Setup of job 1126:
## SevenSegmentALU
module SevenSegmentALU(
    input clk, 
    input reset,
    input onesBtn, 
    input tensBtn, 
    input hundredsBtn, 
    input sign, 
    input enter, 
    output [6:0] seg,
    output [3:0] anode 
);
    parameter DEBOUNCE_CLKS = 1000;
    wire resetPulse;
    systemResetHandler #(.DEBOUNCE_CLKS(DEBOUNCE_CLKS)) resetHandlerInstance (
        .clk(clk),
        .reset(reset),
        .resetPulse(resetPulse)
    );
    wire onesBtnPulse;
    buttonSyncPulse #(.DEBOUNCE_CLKS(DEBOUNCE_CLKS)) onesBtnGen (
        .clk(clk),
        .resetPulse(resetPulse), 
        .button(onesBtn),
        .buttonPulse(onesBtnPulse)
    );
    wire tensBtnPulse;
    buttonSyncPulse #(.DEBOUNCE_CLKS(DEBOUNCE_CLKS)) tensBtnGen (
        .clk(clk),
        .resetPulse(resetPulse), 
        .button(tensBtn),
        .buttonPulse(tensBtnPulse)
    );
    wire hundredsBtnPulse;
    buttonSyncPulse #(.DEBOUNCE_CLKS(DEBOUNCE_CLKS)) hundredsBtnGen (
        .clk(clk),
        .resetPulse(resetPulse), 
  ...
clock: 5.8 ns
lec_check: 0
cap_margin: 0
core_margin: 2
core_utilization: 72
cts_cluster_diameter: 147
max_routing_layer: met4
place_density: 0.66
slew_margin: 20
tns_end_percent: 5
run.sh (not shown) runs the stock make flow with config.mk's settings and CLKGATE_MAP_FILE=.
No stage failed in job 1126, and the final checks on the layout all came back clean.
Input changes introduced in job 6853 (baseline for comparison: job 1126):
# job 1126
export LEC_CHECK = 0
export CAP_MARGIN = 0
export CORE_MARGIN = 2
export CORE_UTILIZATION = 72
export CTS_CLUSTER_DIAMETER = 147
export MAX_ROUTING_LAYER = met4
export PLACE_DENSITY = 0.66
export SLEW_MARGIN = 20
export TNS_END_PERCENT = 5
create_clock -name core_clock -period 5.8 [get_ports {clk}]
# job 6853
export LEC_CHECK = 0
export ABC_AREA = 1
export CAP_MARGIN = 20
export CORE_MARGIN = 2
export CORE_UTILIZATION = 72
export SLEW_MARGIN = 20
export TNS_END_PERCENT = 10
create_clock -name core_clock -period 3.59 [get_ports {clk}]
Results
[flow] job 6853 | stages: complete | final checks: fail | reason: negative setup slack. Shortest period the worst path allows came out lower on job 6853 than on job 1126. In the floorplan summary, job 6853 is listed with a die area greater than that of job 1126. On area fraction in full adders, half adders and majority gates, job 6853 tracks job 1126 almost exactly. Compared with job 1126, the router placed more vias in job 6853. Synthesized cell count: job 6853 > job 1126. Job 6853 vs. job 1126: buffer share of cell area went up by 5.0 points.
Changes in job 2257 relative to job 6853:
# job 6853
export LEC_CHECK = 0
export ABC_AREA = 1
export CAP_MARGIN = 20
export CORE_MARGIN = 2
export CORE_UTILIZATION = 72
export SLEW_MARGIN = 20
export TNS_END_PERCENT = 10
create_clock -name core_clock -period 3.59 [get_ports {clk}]
# job 2257
export LEC_CHECK = 0
export CAP_MARGIN = 20
export CORE_MARGIN = 2
export CORE_UTILIZATION = 40
export SLEW_MARGIN = 20
create_clock -name core_clock -period 10.0 [get_ports {clk}]
==> results <==
Job 2257 has completed all stages; timing, DRC and antenna checks passed.
| number of logic gates | lower: job 2257 |
Job 2257 vs job 6853: area occupied by registers down
~same adder-cell area share of the yosys netlist in job 2257 and job 6853
Comparing job 2257 and job 6853, placeable core region is higher on job 2257.
Vertical die dimension went up by more than a quarter going from job 6853 to job 2257.
Compared with job 6853, job 2257 shows a lower final core utilization.
Job 2257 vs. job 6853: switching power summed over all nets lost 600 µW, required arrival time at the worst endpoint picked up an extra 6.36 ns, design area lost about 8%, buffers inserted during post-CTS setup optimization lost 2, non-clock buffer count lost 82.

========
SevenSegmentALU again, from the RTL that the note above started with.
// SevenSegmentALU
module SevenSegmentALU(
    input clk, 
    input reset,
    input onesBtn, 
    input tensBtn, 
    input hundredsBtn, 
    input sign, 
    input enter, 
    output [6:0] seg,
    output [3:0] anode 
);
    parameter DEBOUNCE_CLKS = 1000;
    wire resetPulse;
    systemResetHandler #(.DEBOUNCE_CLKS(DEBOUNCE_CLKS)) resetHandlerInstance (
        .clk(clk),
        .reset(reset),
        .resetPulse(resetPulse)
    );
    wire onesBtnPulse;
    buttonSyncPulse #(.DEBOUNCE_CLKS(DEBOUNCE_CLKS)) onesBtnGen (
        .clk(clk),
        .resetPulse(resetPulse), 
        .button(onesBtn),
        .buttonPulse(onesBtnPulse)
    );
    wire tensBtnPulse;
    buttonSyncPulse #(.DEBOUNCE_CLKS(DEBOUNCE_CLKS)) tensBtnGen (
        .clk(clk),
        .resetPulse(resetPulse), 
        .button(tensBtn),
        .buttonPulse(tensBtnPulse)
    );
    wire hundredsBtnPulse;
    buttonSyncPulse #(.DEBOUNCE_CLKS(DEBOUNCE_CLKS)) hundredsBtnGen (
        .clk(clk),
        .resetPulse(resetPulse), 
        .button(hundredsBtn),
        .buttonPulse(hundredsBtnPulse)
    );
    wire signPulse;
    buttonSyncPulse #(.DEBOUNCE_CLKS(DEBOUNCE_CLKS)) signBtnGen (
        .clk(clk),
        .resetPulse(resetPulse), 
        .button(sign),
        .buttonPulse(signPulse)
    );
    wire enterPulse;
    buttonSyncPulse #(.DEBOUNCE_CLKS(DEBOUNCE_CLKS)) enterBtnGen (
        .clk(clk),
        .resetPulse(resetPulse), 
        .button(enter),
        .buttonPulse(enterPulse)
    );
    reg [3:0] bcdOnes;
    reg [3:0] bcdTens;
    reg [3:0] bcdHundreds;
    reg [3:0] bcdThousands;
    wire numberOn; 
    wire finished; 
    reg [15:0] firstNumber;
    reg [15:0] secondNumber;
    reg [15:0] sum;
    reg [16:0] carry;
    reg [2:0] state;
    localparam STATE_INPUT_1        = 3'd0;
    localparam STATE_WAIT_1         = 3'd1;
    localparam STATE_INPUT_2        = 3'd2;
    localparam STATE_WAIT_2         = 3'd3;
    localparam STATE_CALC           = 3'd4;
    localparam STATE_UPDATE_DISPLAY = 3'd5;
    localparam STATE_DONE           = 3'd6;
  ...
clock: 3.65 ns
lec_check: 0
abc_area: 0
cap_margin: 5
cell_pad_in_sites_global_placement: 2
core_aspect_ratio: 1.21
core_margin: 2
core_utilization: 31
cts_cluster_size: 41
gpl_timing_driven: 1
hold_slack_margin: 0.08
place_density_lb_addon: 0.1
slew_margin: 0
tns_end_percent: 95
The first run finished but fails on negative setup slack.
Change:
Settings changed: ABC_AREA 0 to 1, CORE_MARGIN 2 to 5, CORE_UTILIZATION 31 to 30, CTS_CLUSTER_DIAMETER set to 305, CTS_CLUSTER_SIZE 41 to 37, GPL_TIMING_DRIVEN 1 to 0, HOLD_SLACK_MARGIN 0.08 to unset, PLACE_DENSITY set to 0.78, PLACE_DENSITY_LB_ADDON 0.1 to unset, SLEW_MARGIN 0 to 5.
Effect: The new run finished with negative setup slack left. Flip-flop count is unchanged. Utilization drops by 1.5 points. Total power is about the same. Global-route usage decreases by 1.9 points. Setup slack improved by 220 ps. Die size increases by 11%. Fmax rises by about 4.7%.
Change:
Settings changed: ABC_AREA 1 to unset, CAP_MARGIN 5 to 20, CELL_PAD_IN_SITES_GLOBAL_PLACEMENT 2 to unset, CORE_ASPECT_RATIO 1.21 to unset, CORE_MARGIN 5 to 2, CORE_UTILIZATION 30 to 45, CTS_CLUSTER_DIAMETER 305 to unset, CTS_CLUSTER_SIZE 37 to unset, GPL_TIMING_DRIVEN 0 to unset, PLACE_DENSITY 0.78 to unset, SLEW_MARGIN 5 to 20, TNS_END_PERCENT 95 to unset.
Clock period 3.65 ns to 6.23 ns, I/O delays scaled along.
What happened:
- With this change the flow went through all stages and came out clean
- global-route usage goes up by 5.0 points
- cell count goes down by 21%
- hold slack hardly moves
- routed wire length goes down by 17%
- sequential power goes down by 41%
- power goes down by about 40%
- first-iteration DRC count goes up by about 54%
- count of clock-buffer cells in the layout goes down by 1
Change:
Settings changed: ABC_AREA set to 1, CORE_UTILIZATION 45 to 72, PLACE_DENSITY set to 0.35.
Clock period 6.23 ns to 4.17 ns, I/O delays scaled along.
Outcome: The new run completed, yet does not pass: negative setup slack; power came out higher by 51%; first-iteration DRC count came out higher to 4.2 times its value; routed wire length climbs by 74%; non-clock buffer count rises by 110; register-to-register slack loses 2300 ps; count of clock-buffer cells in the layout does not change.

========
Starting RTL as in the previous note.
## SevenSegmentALU
module SevenSegmentALU(
    input clk, 
    input reset,
    input onesBtn, 
    input tensBtn, 
    input hundredsBtn, 
    input sign, 
    input enter, 
    output [6:0] seg,
    output [3:0] anode 
);
Settings: LEC_CHECK=0, ABC_AREA=1, CAP_MARGIN=20, CORE_MARGIN=2, CORE_UTILIZATION=72, PLACE_DENSITY_LB_ADDON=0.14, SLEW_MARGIN=20; clock period 5.05 ns.
The first run finished clean.
==> next run, changes <==
--- a/flow/config.mk
+++ b/flow/config.mk
@@ -8 +7,0 @@
-export ABC_AREA = 1
@@ -11,2 +10 @@
-export CORE_UTILIZATION = 72
-export PLACE_DENSITY_LB_ADDON = 0.14
+export CORE_UTILIZATION = 58
==> flow/constraint.sdc (replaced) <==
create_clock -name core_clock -period 4.7 [get_ports {clk}]
set_input_delay 0.9400 -clock core_clock [delete_from_list [all_inputs] [get_ports {clk}]]
set_output_delay 0.9400 -clock core_clock [all_outputs]
set_load 0.01 [all_outputs]
=>
- With this change the flow finished with setup timing left
- critical path depth falls by 9
- global-route usage goes down by 4.9 points
- setup slack loses 0.44 ns
- clock skew barely changes
- via count drops by 10%
- hold slack barely changes
- final cell count goes down by 5.2%
==> next run, changes <==
--- a/flow/config.mk
+++ b/flow/config.mk
@@ -9,2 +9,3 @@
-export CORE_MARGIN = 2
-export CORE_UTILIZATION = 58
+export CORE_MARGIN = 9
+export CORE_UTILIZATION = 40
+export CTS_CLUSTER_DIAMETER = 237
==> flow/constraint.sdc (replaced) <==
create_clock -name core_clock -period 10.0 [get_ports {clk}]
set_input_delay 2.0000 -clock core_clock [delete_from_list [all_inputs] [get_ports {clk}]]
set_output_delay 2.0000 -clock core_clock [all_outputs]
set_load 0.01 [all_outputs]
Effect: Now the flow ran to the end with no violations. Via count fell by 5.0%. Sequential share of layout area rose by 2.5 points. Utilization fell by 26 points. Clock skew hardly moves. Clock power fell by 55%. Wire length fell by about 4.4%.
==> next run, changes <==
--- a/flow/config.mk
+++ b/flow/config.mk
@@ -7,0 +8 @@
+export ABC_AREA = 1
@@ -9,4 +10,9 @@
-export CORE_MARGIN = 9
-export CORE_UTILIZATION = 40
-export CTS_CLUSTER_DIAMETER = 237
-export SLEW_MARGIN = 20
+export CORE_ASPECT_RATIO = 0.5
+export CORE_MARGIN = 2
+export CORE_UTILIZATION = 15
+export CTS_CLUSTER_DIAMETER = 373
+export CTS_CLUSTER_SIZE = 99
+export HOLD_SLACK_MARGIN = -0.1
+export PLACE_DENSITY = 0.88
+export SLEW_MARGIN = 30
+export TNS_END_PERCENT = 35
Die size increases by about 120%.
Total power rose by 0.75%.
Wire length came out higher by about 4%.
==> next run, changes <==
==> flow/config.mk (replaced) <==
export PLATFORM = sky130hd
export DESIGN_NAME = SevenSegmentALU
export DESIGN_NICKNAME = SevenSegmentALU
export VERILOG_FILES = /design/flow/design.v
export SDC_FILE = /design/flow/constraint.sdc
export NUM_CORES = 4
export LEC_CHECK = 0
export CAP_MARGIN = 20
export CELL_PAD_IN_SITES_GLOBAL_PLACEMENT = 3
export CORE_MARGIN = 4
export CORE_UTILIZATION = 40
export GPL_ROUTABILITY_DRIVEN = 0
export GPL_TIMING_DRIVEN = 0
export HOLD_SLACK_MARGIN = 0.17
export SLEW_MARGIN = 35
export TNS_END_PERCENT = 35
After rerunning: The new run produced a clean layout. Cell count shrinks by 33%. Non-clock buffer count goes up by 32. Worst hold slack is about the same. Cell area came out lower by 6.5%. Area after synthesis fell by 1.0%. Fmax went down by 11%.
==> next run, changes <==
==> flow/config.mk (replaced) <==
export PLATFORM = sky130hd
export DESIGN_NAME = SevenSegmentALU
export DESIGN_NICKNAME = SevenSegmentALU
export VERILOG_FILES = /design/flow/design.v
export SDC_FILE = /design/flow/constraint.sdc
export NUM_CORES = 4
export LEC_CHECK = 0
export ABC_AREA = 1
export CAP_MARGIN = 10
export CELL_PAD_IN_SITES_GLOBAL_PLACEMENT = 1
export CORE_ASPECT_RATIO = 0.5
export CORE_MARGIN = 2
export CORE_UTILIZATION = 54
export CTS_CLUSTER_DIAMETER = 237
export GPL_TIMING_DRIVEN = 0
export HOLD_SLACK_MARGIN = -0.01
export PLACE_DENSITY = 0.55
export SLEW_MARGIN = 20
export TNS_END_PERCENT = 65
Result: The new run finished with timing, DRC and antenna clean. Final cell count went up by a little under a tenth. Area after synthesis went up slightly. Power goes up slightly. Maximum frequency rises by roughly a tenth. Via count rose by about a fifth. Final area increases slightly. Wire length falls by a few percent. Synthesized cell count is higher by about a fifth. Flip-flop count stays the same. Worst setup slack gains 0.74 ns.
Power is estimated from default activity; no workload was simulated.
